Design ram_single_port, start of the top module:
module ram_single_port(
    input clk,
    input write_en,
    input reset,
    input [6:0] addr,
    input [7:0] data_in,
    output reg [7:0] data_out    
);
export LEC_CHECK = 0
export ABC_AREA = 0
export CAP_MARGIN = 25
export CELL_PAD_IN_SITES_GLOBAL_PLACEMENT = 0
export CORE_ASPECT_RATIO = 0.88
export CORE_MARGIN = 2
export CORE_UTILIZATION = 72
export CTS_CLUSTER_DIAMETER = 380
export MAX_ROUTING_LAYER = met4
export MIN_ROUTING_LAYER = met1
export PLACE_DENSITY = 0.67
export SETUP_SLACK_MARGIN = 0.77
export SLEW_MARGIN = 10
create_clock -name core_clock -period 9.24 [get_ports {clk}]
run.sh (not shown) runs the stock make flow with config.mk's settings and CLKGATE_MAP_FILE=.
The starting point went through all stages and came out clean.
Change:
CORE_ASPECT_RATIO = not set   (was 0.88)
CORE_UTILIZATION = 70   (was 72)
CTS_CLUSTER_DIAMETER = 27   (was 380)
PLACE_DENSITY = 0.55   (was 0.67)
SETUP_SLACK_MARGIN = 0.46   (was 0.77)
clock period = 2.0 ns   (was 9.24 ns; I/O delays follow)
=> With this change the flow produced a layout that fails on setup timing; sequential cell count stays the same; total power came out higher to 6.4 times its value; combinational power grows to 7.0 times its value; area after synthesis does not change; routed wire length climbs by 48%; worst setup slack is worse by 4200 ps; clock power went up to 8.5 times its value; via count rises by 27%; design area goes up by 22%; global-route usage climbs by 13 points.
Change:
ABC_AREA = 1   (was 0)
CAP_MARGIN = 0   (was 25)
CELL_PAD_IN_SITES_GLOBAL_PLACEMENT = not set   (was 0)
CORE_UTILIZATION = 72   (was 70)
CTS_CLUSTER_DIAMETER = 233   (was 27)
CTS_CLUSTER_SIZE = 10   (was not set)
HOLD_SLACK_MARGIN = 0.27   (was not set)
MAX_ROUTING_LAYER = not set   (was met4)
MIN_ROUTING_LAYER = not set   (was met1)
PLACE_DENSITY = not set   (was 0.55)
SETUP_SLACK_MARGIN = 0.6   (was 0.46)
SLEW_MARGIN = 20   (was 10)
This time the run went through all stages and came out clean.
Synthesized area is higher by 1.2%.
Cell count goes up by 27%.
Via count grows by about 1.8%.
Register-to-register slack improves by 790 ps.
Power goes down by about 27%.
Die area falls by 1.6%.
Cell area goes down by about 9%.
Change:
ABC_AREA = 0   (was 1)
CAP_MARGIN = 40   (was 0)
CELL_PAD_IN_SITES_GLOBAL_PLACEMENT = 0   (was not set)
CTS_CLUSTER_DIAMETER = 28   (was 233)
CTS_CLUSTER_SIZE = 34   (was 10)
HOLD_SLACK_MARGIN = not set   (was 0.27)
MAX_ROUTING_LAYER = met4   (was not set)
MIN_ROUTING_LAYER = met1   (was not set)
PLACE_DENSITY = 0.37   (was not set)
SETUP_SLACK_MARGIN = 0.52   (was 0.6)
SLEW_MARGIN = 40   (was 20)
- The changed run aborted during clock tree synthesis (4_1_cts) (DPL-0033)
- area after synthesis drops slightly
- die area drops slightly
- synthesized cell count drops by a quarter to a third

v14:
ram_single_port again, from the RTL that the note above started with.
## ram_single_port
module ram_single_port(
    input clk,
    input write_en,
    input reset,
    input [6:0] addr,
    input [7:0] data_in,
    output reg [7:0] data_out    
);
integer i;
reg [7:0] memory [63:0];
reg [7:0] temp;
reg [7:0] op_buff;
always@(posedge clk) 
begin
    if (reset == 1'b1)
    begin
        for (i=0;i<64;i=i+1) 
            memory[i] <= 8'h00;
        temp<=8'h00;
    end
    else
    begin
        if (write_en == 1)
        begin
            temp <= data_in;
            memory[addr[5:0]] <= data_in;
        end
        else
        begin
            temp <= memory[addr[5:0]];
            data_out <= memory[addr[5:0]];
        end
    end  
end
endmodule
clock: 2.64 ns
lec_check: 0
abc_area: 0
cap_margin: 20
core_margin: 5
core_utilization: 40
cts_cluster_diameter: 358
gpl_timing_driven: 1
place_density_lb_addon: 0.09
slew_margin: 20
tns_end_percent: 45
### v14 -> v15
==> flow/config.mk <==
export PLATFORM = sky130hd
export DESIGN_NAME = ram_single_port
export DESIGN_NICKNAME = ram_single_port
export VERILOG_FILES = /design/flow/design.v
export SDC_FILE = /design/flow/constraint.sdc
export NUM_CORES = 4
export LEC_CHECK = 0
export ABC_AREA = 1
export CAP_MARGIN = 20
export CORE_MARGIN = 2
export CORE_UTILIZATION = 69
export CTS_CLUSTER_SIZE = 98
export SLEW_MARGIN = 20
==> flow/constraint.sdc <==
create_clock -name core_clock -period 6.68 [get_ports {clk}]
set_input_delay 1.3360 -clock core_clock [delete_from_list [all_inputs] [get_ports {clk}]]
set_output_delay 1.3360 -clock core_clock [all_outputs]
set_load 0.01 [all_outputs]
[summary]
Looking at the reports, v15 completed the entire flow and the layout it produced met the timing, DRC and antenna checks.
Wire length on met2 was lower in v15 than in v14.
Post-synthesis cell count from yosys, v14 and v15: higher on v15
Compared with v14, in v15 overall track demand over capacity in global routing higher, logic depth of the worst path, buffers included saw an increase, worst setup slack after layout has increased.
--- input diff v15..v30 ---
-- flow/config.mk --
<<< v15, line 7
export LEC_CHECK = 0
export ABC_AREA = 1
export CAP_MARGIN = 20
export CORE_MARGIN = 2
export CORE_UTILIZATION = 69
export CTS_CLUSTER_SIZE = 98
export SLEW_MARGIN = 20
>>> v30, line 7
export LEC_CHECK = 0
export CAP_MARGIN = 20
export CORE_MARGIN = 2
export CORE_UTILIZATION = 72
export SETUP_SLACK_MARGIN = -0.2
export SLEW_MARGIN = 20
==> flow/constraint.sdc <==
create_clock -name core_clock -period 2.0 [get_ports {clk}]
set_input_delay 0.4000 -clock core_clock [delete_from_list [all_inputs] [get_ports {clk}]]
set_output_delay 0.4000 -clock core_clock [all_outputs]
set_load 0.01 [all_outputs]
--- outcome ---
v30: all stages done; final checks FAILED (negative setup slack).
v30 ended with more first-pass GRT wire length than v15.
v30: worst setup slack before clock tree synthesis lower than v15
v15 -> v30: number of buffers inserted by post-CTS setup repair delta 0, exact match
The standard cells in v30 occupy more silicon area than those in v15 do.
Looking at quantity of gates resized following cts, v30 sits 1 above v15.
Compared with v15, half-perimeter wire length of the detailed placement result in v30 increased by more than a quarter.
Here is what was changed in the inputs of v46 compared with v30.
-- flow/config.mk --
<<< v30, line 7
export LEC_CHECK = 0
export CAP_MARGIN = 20
export CORE_MARGIN = 2
export CORE_UTILIZATION = 72
export SETUP_SLACK_MARGIN = -0.2
export SLEW_MARGIN = 20
>>> v46, line 7
export LEC_CHECK = 0
export ABC_AREA = 0
export CAP_MARGIN = 15
export CELL_PAD_IN_SITES_GLOBAL_PLACEMENT = 0
export CORE_MARGIN = 2
export CORE_UTILIZATION = 70
export CTS_CLUSTER_DIAMETER = 27
export CTS_CLUSTER_SIZE = 36
export MAX_ROUTING_LAYER = met4
export MIN_ROUTING_LAYER = met1
export SETUP_SLACK_MARGIN = 0.46
export SLEW_MARGIN = 10
==> comparison <==
v46 finished all stages; however, its layout fails the closing checks, the failures being negative setup slack.
Min global router's overall resource usage across v30 and v46: v30
v46 vs v30: reported combinational group power up by more than 10%
[diff] final setup slack of the worst path, v46 relative to v30: regression
Compare v30 and v46 | switching share of total power higher: v46
Per the comparison of v46 with v30, non-clock buffer count moved up; final instance area increased by 12% relative to the old numbers; total power per unit cell area climbed 22%.
Higher clock power goes to v46 over v30.
On hold slack, the lower figure sits with v30, not v46.
[inputs] v4 vs v46
==> flow/config.mk <==
export PLATFORM = sky130hd
export DESIGN_NAME = ram_single_port
export DESIGN_NICKNAME = ram_single_port
export VERILOG_FILES = /design/flow/design.v
export SDC_FILE = /design/flow/constraint.sdc
export NUM_CORES = 4
export LEC_CHECK = 0
export ABC_AREA = 0
export CAP_MARGIN = 25
export CELL_PAD_IN_SITES_GLOBAL_PLACEMENT = 0
export CORE_ASPECT_RATIO = 0.88
export CORE_MARGIN = 2
export CORE_UTILIZATION = 43
export CTS_CLUSTER_DIAMETER = 119
export MAX_ROUTING_LAYER = met4
export MIN_ROUTING_LAYER = met1
export PLACE_DENSITY_LB_ADDON = 0.21
export SETUP_SLACK_MARGIN = 0.77
export SLEW_MARGIN = 10
==> flow/constraint.sdc <==
create_clock -name core_clock -period 6.47 [get_ports {clk}]
set_input_delay 1.2940 -clock core_clock [delete_from_list [all_inputs] [get_ports {clk}]]
set_output_delay 1.2940 -clock core_clock [all_outputs]
set_load 0.01 [all_outputs]
Results
- Compare v46 and v4 | number of global-route vias before repair lower: v4
- Reported for v46 and v4, share of synthesized cell area in and, or, nand and nor gates turned out identical to the last digit.
- Relative to v46, critical path depth increased by 1 in v4.
- v4: no failed stages, no open violations at the end

The RTL this note starts from:
==> flow/design.v <==
`timescale 1ns/1ps
module ram_single_port(
    input clk,
    input write_en,
    input reset,
    input [6:0] addr,
    input [7:0] data_in,
    output reg [7:0] data_out    
);
integer i;
reg [7:0] memory [63:0];
reg [7:0] temp;
reg [7:0] op_buff;
always@(posedge clk) 
begin
    if (reset == 1'b1)
    begin
        for (i=0;i<64;i=i+1) 
            memory[i] <= 8'h00;
        temp<=8'h00;
    end
    else
    begin
        if (write_en == 1)
        begin
            temp <= data_in;
            memory[addr[5:0]] <= data_in;
        end
        else
        begin
            temp <= memory[addr[5:0]];
            data_out <= memory[addr[5:0]];
        end
    end  
end
endmodule
Settings: LEC_CHECK=0, ABC_AREA=0, CAP_MARGIN=25, CELL_PAD_IN_SITES_GLOBAL_PLACEMENT=0, CORE_MARGIN=2, CORE_UTILIZATION=72, CTS_CLUSTER_DIAMETER=394, MAX_ROUTING_LAYER=met4, MIN_ROUTING_LAYER=met1, PLACE_DENSITY=0.37, SETUP_SLACK_MARGIN=-0.19, SLEW_MARGIN=10; clock period 2.0 ns.
The baseline completed, yet does not pass: setup timing.
Edit:
Settings changed: ABC_AREA 0 to not set, CAP_MARGIN 25 to 20, CELL_PAD_IN_SITES_GLOBAL_PLACEMENT 0 to not set, CTS_CLUSTER_DIAMETER 394 to 366, CTS_CLUSTER_SIZE set to 14, MAX_ROUTING_LAYER met4 to not set, MIN_ROUTING_LAYER met1 to not set, PLACE_DENSITY 0.37 to not set, PLACE_DENSITY_LB_ADDON set to 0.26, SETUP_SLACK_MARGIN -0.19 to -0.2, SLEW_MARGIN 10 to 20.
The changed run completed and failed the layout checks on setup timing.
Via count decreases slightly.
Worst hold slack loses 110 ps.
Combinational power decreases by a few percent.
Total power decreases by a little under a tenth.
Power figures rest on the tool's default switching activity, not on a simulated workload.
